## ARM
module ARM (
    input clk,
    input rst,
    output [31:0] imem_addr,
    input [31:0] imem_data,
    output [17:0] SRAM_ADDR,
    output [15:0] SRAM_DQ_O,
    input [15:0] SRAM_DQ_I,
    output SRAM_WE_N
);
Size in the first run: roughly 7000 cells after synthesis, about 950 flip-flops, about 0.066 sq mm of cells after synthesis.
Settings: LEC_CHECK=0, ABC_AREA=0, CAP_MARGIN=20, CELL_PAD_IN_SITES_GLOBAL_PLACEMENT=1, CORE_ASPECT_RATIO=0.86, CORE_MARGIN=4, CORE_UTILIZATION=61, CTS_CLUSTER_DIAMETER=344, CTS_CLUSTER_SIZE=29, GPL_TIMING_DRIVEN=0, MAX_ROUTING_LAYER=met4, MIN_ROUTING_LAYER=met1, PLACE_DENSITY_LB_ADDON=0.23, SETUP_SLACK_MARGIN=2.1, SLEW_MARGIN=15, TNS_END_PERCENT=55; clock period 18.2 ns.
run.sh (not shown) runs the stock make flow with config.mk's settings and CLKGATE_MAP_FILE=.
The starting point aborted during 5_1_grt.
==> next run, changes <==
Settings changed: ABC_AREA 0 to unset, CELL_PAD_IN_SITES_GLOBAL_PLACEMENT 1 to unset, CORE_ASPECT_RATIO 0.86 to unset, CORE_MARGIN 4 to 2, CORE_UTILIZATION 61 to 40, CTS_CLUSTER_DIAMETER 344 to unset, CTS_CLUSTER_SIZE 29 to unset, GPL_TIMING_DRIVEN 0 to unset, MAX_ROUTING_LAYER met4 to unset, MIN_ROUTING_LAYER met1 to unset, PLACE_DENSITY set to 0.6, PLACE_DENSITY_LB_ADDON 0.23 to unset, SETUP_SLACK_MARGIN 2.1 to 0.4, SLEW_MARGIN 15 to 20, TNS_END_PERCENT 55 to unset.
Clock period 18.2 ns to 21.0 ns, I/O delays scaled along.
With this change the flow went through all stages and came out clean.
Die size is higher by 48%.
Synthesized cell count does not change.
Area after synthesis is unchanged.

---

v25:
ARM again, from the RTL that the note above started with.
## ARM
module ARM (
    input clk,
    input rst,
    output [31:0] imem_addr,
    input [31:0] imem_data,
    output [17:0] SRAM_ADDR,
    output [15:0] SRAM_DQ_O,
    input [15:0] SRAM_DQ_I,
    output SRAM_WE_N
);
make LEC_CHECK=0 CAP_MARGIN=30 CELL_PAD_IN_SITES_DETAIL_PLACEMENT=2 CORE_MARGIN=2 CORE_UTILIZATION=40 SLEW_MARGIN=0 finish   # period 21.0 ns
Stage in which a tool error killed v25: global routing.
For v20, these inputs were changed with respect to v25:
--- a/flow/config.mk
+++ b/flow/config.mk
@@ -7,6 +7,7 @@
 export LEC_CHECK = 0
-export CAP_MARGIN = 30
-export CELL_PAD_IN_SITES_DETAIL_PLACEMENT = 2
+export CAP_MARGIN = 20
 export CORE_MARGIN = 2
-export CORE_UTILIZATION = 40
-export SLEW_MARGIN = 0
+export CORE_UTILIZATION = 29
+export PLACE_DENSITY = 0.6
+export SETUP_SLACK_MARGIN = 0.4
+export SLEW_MARGIN = 20
==> flow/constraint.sdc <==
create_clock -name core_clock -period 29.2 [get_ports {clk}]
set_input_delay 5.8400 -clock core_clock [delete_from_list [all_inputs] [get_ports {clk}]]
set_output_delay 5.8400 -clock core_clock [all_outputs]
set_load 0.01 [all_outputs]
Results
v25 never completed, since it errored out during global routing.
The flow did not stop early for v20: all stages ran, and the layout cleared the timing, design-rule and antenna checks.
NOTE cell area reported after detailed placement v25->v20 decreased by a few percent
Between v25 and v20, the flow reports horizontal die dimension increasing by more than 10%.
Going from v25 to v20, mux cell area share after synthesis held; post-DP HPWL went down about 22%; yosys synthesis chip area held; TritonCTS buffer count went down 6; maximum clock insertion buffer count held.
Taking v25 as the reference point, the final estimated routing congestion in global placement of v20 falls by about 6%.
Instance tally after logic synthesis came out exactly the same in v25 and v20.
Between v20 and v25, it is v20 whose core utilization before placement is lower, by 11 points.
Die area: v20 vs v25 up 0.063 mm2
What v57 does differently from v20 at the input level:
--- a/flow/config.mk
+++ b/flow/config.mk
@@ -9,3 +9,3 @@
 export CORE_MARGIN = 2
-export CORE_UTILIZATION = 29
+export CORE_UTILIZATION = 53
 export PLACE_DENSITY = 0.6
==> flow/constraint.sdc <==
create_clock -name core_clock -period 16.5 [get_ports {clk}]
set_input_delay 3.3000 -clock core_clock [delete_from_list [all_inputs] [get_ports {clk}]]
set_output_delay 3.3000 -clock core_clock [all_outputs]
set_load 0.01 [all_outputs]
Delta (v57 minus v20): number of buffers created by CTS went down; number of placed instances with taps included went down; post-cts resize count went up. What ended v57 was a tool error in global routing; the run never finished. Comparing v20 and v57, the lower total cell area at the placement stage is on v20.
What v3 does differently from v57 at the input level:
--- a/flow/config.mk
+++ b/flow/config.mk
@@ -9,5 +9,4 @@
 export CORE_MARGIN = 2
-export CORE_UTILIZATION = 53
-export PLACE_DENSITY = 0.6
-export SETUP_SLACK_MARGIN = 0.4
+export CORE_UTILIZATION = 66
+export SETUP_SLACK_MARGIN = 3.9
 export SLEW_MARGIN = 20
==> flow/constraint.sdc <==
create_clock -name core_clock -period 14.1 [get_ports {clk}]
set_input_delay 2.8200 -clock core_clock [delete_from_list [all_inputs] [get_ports {clk}]]
set_output_delay 2.8200 -clock core_clock [all_outputs]
set_load 0.01 [all_outputs]
- v3: it failed with a tool error in clock tree synthesis, so there are no final results.
- Against v57, v3 comes in about 20% lower on chip area.
- Against v57 as the reference, v3 delivers a lower vertical die size.
- Higher floorplan utilization goes to v3 over v57.
- On placed instance count, the lower figure sits with v3, not v57.
- Between v57 and v3, the flow reports width of the die decreasing by more than 10%.

---

Starting RTL as in the previous note.
Settings: LEC_CHECK=0, ABC_AREA=1, CAP_MARGIN=15, CORE_ASPECT_RATIO=1.38, CORE_MARGIN=2, CORE_UTILIZATION=40, CTS_CLUSTER_SIZE=65, GPL_ROUTABILITY_DRIVEN=0, GPL_TIMING_DRIVEN=1, PLACE_DENSITY=0.6, SETUP_SLACK_MARGIN=0.4, SLEW_MARGIN=20; clock period 21.0 ns.
==> next run, changes <==
Settings changed: ABC_AREA 1 to default, CAP_MARGIN 15 to 20, CORE_ASPECT_RATIO 1.38 to default, CTS_CLUSTER_SIZE 65 to default, GPL_ROUTABILITY_DRIVEN 0 to default, GPL_TIMING_DRIVEN 1 to default, PLACE_DENSITY 0.6 to default, SETUP_SLACK_MARGIN 0.4 to 2.98.
Clock period 21.0 ns to 11.4 ns, I/O delays scaled along.
=>
- The changed run finished with setup timing left
- register-to-register slack gets worse by 3.8 ns
- clock-buffer cell count goes up by 8
- hold slack is worse by 0.015 ns
- cell count rises by 1.4%
- setup slack loses 3.8 ns
- non-clock buffer count went up by 1907
- design area climbs by about 30%
- routed wire length increases by 35%
==> next run, changes <==
Settings changed: CORE_UTILIZATION 40 to 59, SETUP_SLACK_MARGIN 2.98 to 2.82.
Clock period 11.4 ns to 11.7 ns, I/O delays scaled along.
Now the flow aborted during global routing.
Synthesized cell count is unchanged.
Die size falls by 32%.
Synthesized area does not change.
==> next run, changes <==
Settings changed: CORE_UTILIZATION 59 to 48, SETUP_SLACK_MARGIN 2.82 to -0.25.
Clock period 11.7 ns to 13.8 ns, I/O delays scaled along.
Result: With this change the flow reached the layout checks and failed them: setup timing. Synthesized area stays the same. Die size goes up by 23%. Synthesized cell count does not change.

---

ARM again, from the RTL that the note above started with.
==> flow/config.mk <==
export PLATFORM = sky130hd
export DESIGN_NAME = ARM
export DESIGN_NICKNAME = ARM
export VERILOG_FILES = /design/flow/design.v
export SDC_FILE = /design/flow/constraint.sdc
export NUM_CORES = 4
export LEC_CHECK = 0
export CAP_MARGIN = 20
export CORE_MARGIN = 2
export CORE_UTILIZATION = 57
export CTS_CLUSTER_SIZE = 79
export PLACE_DENSITY = 0.6
export SETUP_SLACK_MARGIN = -1.04
export SLEW_MARGIN = 20
export TNS_END_PERCENT = 5
==> flow/constraint.sdc <==
create_clock -name core_clock -period 11.6 [get_ports {clk}]
set_input_delay 2.3200 -clock core_clock [delete_from_list [all_inputs] [get_ports {clk}]]
set_output_delay 2.3200 -clock core_clock [all_outputs]
set_load 0.01 [all_outputs]
The starting point did not get past 5_1_grt.
Rerun with:
- CORE_UTILIZATION: 57 -> 45
- CTS_CLUSTER_SIZE: 79 -> not set
- PLACE_DENSITY: 0.6 -> not set
- SETUP_SLACK_MARGIN: -1.04 -> not set
- clock period: 11.6 -> 11.4 ns (I/O delays scaled with it)
Now the flow completed and failed the layout checks on setup timing.
Die area rises by about 26%.
Synthesized cell count stays the same.
Synthesized area is unchanged.

---

Starting RTL as in the previous note.
==> flow/config.mk <==
export PLATFORM = sky130hd
export DESIGN_NAME = ARM
export DESIGN_NICKNAME = ARM
export VERILOG_FILES = /design/flow/design.v
export SDC_FILE = /design/flow/constraint.sdc
export NUM_CORES = 4
export LEC_CHECK = 0
export ABC_AREA = 1
export CAP_MARGIN = 20
export CORE_MARGIN = 2
export CORE_UTILIZATION = 72
export CTS_CLUSTER_DIAMETER = 399
export CTS_CLUSTER_SIZE = 96
export HOLD_SLACK_MARGIN = -0.09
export PLACE_DENSITY_LB_ADDON = 0.22
export SETUP_SLACK_MARGIN = 3.48
export SLEW_MARGIN = 20
==> flow/constraint.sdc <==
create_clock -name core_clock -period 11.7 [get_ports {clk}]
set_input_delay 2.3400 -clock core_clock [delete_from_list [all_inputs] [get_ports {clk}]]
set_output_delay 2.3400 -clock core_clock [all_outputs]
set_load 0.01 [all_outputs]
The first run did not get past global routing (GRT-0116).
Next try:
ABC_AREA = default   (was 1)
CORE_UTILIZATION = 47   (was 72)
CTS_CLUSTER_DIAMETER = default   (was 399)
CTS_CLUSTER_SIZE = default   (was 96)
HOLD_SLACK_MARGIN = default   (was -0.09)
PLACE_DENSITY_LB_ADDON = default   (was 0.22)
SETUP_SLACK_MARGIN = 2.98   (was 3.48)
clock period = 11.4 ns   (was 11.7 ns; I/O delays follow)
The changed run died in global routing, error ODB-0269.
Die area rises by well over a third.
Area after synthesis grows slightly.
Synthesized cell count goes down by about a fifth.
Next try:
CORE_UTILIZATION = 29   (was 47)
PLACE_DENSITY = 0.6   (was default)
SETUP_SLACK_MARGIN = 0.4   (was 2.98)
clock period = 20.5 ns   (was 11.4 ns; I/O delays follow)
Outcome: The new run finished with timing, DRC and antenna clean; die area is higher by 61%; synthesized cell count stays the same; area after synthesis does not change.

---

## v55
Starting RTL as in the previous note.
==> flow/config.mk <==
export PLATFORM = sky130hd
export DESIGN_NAME = ARM
export DESIGN_NICKNAME = ARM
export VERILOG_FILES = /design/flow/design.v
export SDC_FILE = /design/flow/constraint.sdc
export NUM_CORES = 4
export LEC_CHECK = 0
export CAP_MARGIN = 15
export CORE_MARGIN = 2
export CORE_UTILIZATION = 71
export CTS_CLUSTER_DIAMETER = 210
export CTS_CLUSTER_SIZE = 31
export SETUP_SLACK_MARGIN = -1.29
export SLEW_MARGIN = 20
==> flow/constraint.sdc <==
create_clock -name core_clock -period 13.9 [get_ports {clk}]
set_input_delay 2.7800 -clock core_clock [delete_from_list [all_inputs] [get_ports {clk}]]
set_output_delay 2.7800 -clock core_clock [all_outputs]
set_load 0.01 [all_outputs]
v55 is listed as incomplete: the tool reported an error in 3_5_place_dp and the run ended there.
Relative to v55, the following input files were edited for v35:
Settings: removing CTS_CLUSTER_DIAMETER (formerly 210); changing CTS_CLUSTER_SIZE from 31 to 20; changing CAP_MARGIN from 15 to 20; setting TNS_END_PERCENT to 5 for the first time; removing SETUP_SLACK_MARGIN (formerly -1.29); changing CORE_UTILIZATION from 71 to 58; changing the clock period (ns, I/O delays scaled along) from 13.9 to 14.3.
==> comparison <==
Stage in which a tool error killed v35: 5_1_grt. The log for v55 ends in 3_5_place_dp with error DPL-0033, so the run never completed. Comparing v35 against v55, there is no change at all in area figure in the yosys stat output. Delta (v35 minus v55): count of library flops with an enable pin comparable; horizontal die dimension moved up. Compared with v55, v35 degrades die size. v35: global placer's final weighted congestion 15% below v55. From v55 to v35 the numbers moved as follows: standard-cell row count rose 12; die outline height now larger. In terms of sequential cell area fraction in the yosys report, v35 and v55 differ only marginally.
Here is what was changed in the inputs of v16 compared with v35.
Settings: TNS_END_PERCENT: 5 -> unset; PLACE_DENSITY: unset -> 0.6; CORE_UTILIZATION: 58 -> 72; SETUP_SLACK_MARGIN: unset -> -1.13; CTS_CLUSTER_SIZE: 20 -> unset; the clock period (ns, I/O delays scaled along): 14.3 -> 11.9.
- Status(v16) = ERROR, stage = 4_1_cts
- The half-perimeter wire length after detailed placement of v16 was superior to that of v35.
- STATUS die area: v16 wins against v35
- v16: vertical extent of the die is about 10% lower than what v35 reported.
- The complex-gate fraction of the synthesized area on v16 is in line with that on v35.
- Summary of the comparison: post-place instance area is lower in v16, relative to v35.
- Comparing number of rows created at floorplan for v16 and v35, the smaller number came from v16.
- Note that the horizontal die dimension recorded for v35 amounts to 1.11 times the value seen in v16.
- Post-placement worst setup slack deteriorates in v16 relative to v35.
- v16: initial core utilization 14 points above v35
diff inputs: v16 => v8
Settings: removing SETUP_SLACK_MARGIN (formerly -1.13); removing PLACE_DENSITY (formerly 0.6); changing CORE_UTILIZATION from 72 to 57; changing the clock period (ns, I/O delays scaled along) from 11.9 to 11.7.
Results
v8 did not finish: a tool error stopped it during 5_1_grt. Detailed placer's ending HPWL, v8 vs v16: up by more than 10%. Row count delta for v8 relative to v16: 13% higher. v8 vs v16: die span in y up by more than 10%. Lower horizontal extent of the die among v8 and v16: v16. STATUS full die area: v8 loses against v16. Compared with v16, placed cell area in v8 increased by a few percent. v8 against v16: area fraction in mux cells closely matched the old numbers; combined area of all synthesized cells did not really move; worst setup timing slack at the placement stage dropped 0.52 ns; yosys stat cell total held steady; final weighted congestion in routability-driven placement down about 18%.
#### Input delta (v29 over v8)
Settings: PLACE_DENSITY newly set to 0.6; CORE_UTILIZATION changed from 57 to 40; SETUP_SLACK_MARGIN newly set to 0.4; the clock period (ns, I/O delays scaled along) changed from 11.7 to 20.5.
==> results <==
v29 reached the final stage; the timing, design-rule and antenna checks on its layout passed.
Post-synthesis async set-or-reset flop share essentially unchanged between v29 and v8.
Lower number of clock buffers inserted by TritonCTS goes to v8 over v29.
Per the comparison of v29 with v8, placement-stage cell area lost 10%; routability-driven placement congestion ratio has decreased; number of clock sinks seen by CTS held steady; flop and latch count out of synthesis held; quantity of gates resized following cts down 199.
Of the two candidates, v8 has the worse post-placement setup slack and v29 the better one.
[diff] total die size, v29 relative to v8: regression

---

Starting RTL as in the previous note.
Settings: LEC_CHECK=0, ABC_AREA=1, CAP_MARGIN=15, CELL_PAD_IN_SITES_DETAIL_PLACEMENT=2, CORE_ASPECT_RATIO=1.38, CORE_MARGIN=2, CORE_UTILIZATION=40, CTS_CLUSTER_DIAMETER=396, CTS_CLUSTER_SIZE=65, GPL_ROUTABILITY_DRIVEN=0, GPL_TIMING_DRIVEN=1, HOLD_SLACK_MARGIN=0.17, PLACE_DENSITY=0.6, SETUP_SLACK_MARGIN=0.4, SLEW_MARGIN=20; clock period 21.0 ns.
The starting point died in 5_1_grt.
Rerun with:
==> flow/config.mk (replaced) <==
export PLATFORM = sky130hd
export DESIGN_NAME = ARM
export DESIGN_NICKNAME = ARM
export VERILOG_FILES = /design/flow/design.v
export SDC_FILE = /design/flow/constraint.sdc
export NUM_CORES = 4
export LEC_CHECK = 0
export CAP_MARGIN = 20
export CORE_MARGIN = 2
export CORE_UTILIZATION = 70
export PLACE_DENSITY = 0.6
export SETUP_SLACK_MARGIN = -1.22
export SLEW_MARGIN = 20
==> flow/constraint.sdc (replaced) <==
create_clock -name core_clock -period 11.9 [get_ports {clk}]
set_input_delay 2.3800 -clock core_clock [delete_from_list [all_inputs] [get_ports {clk}]]
set_output_delay 2.3800 -clock core_clock [all_outputs]
set_load 0.01 [all_outputs]
=>
- The new run stopped in 5_1_grt
- die area shrinks by 42%
- synthesized area grows by 1.4%
- synthesized cell count shrinks by 22%
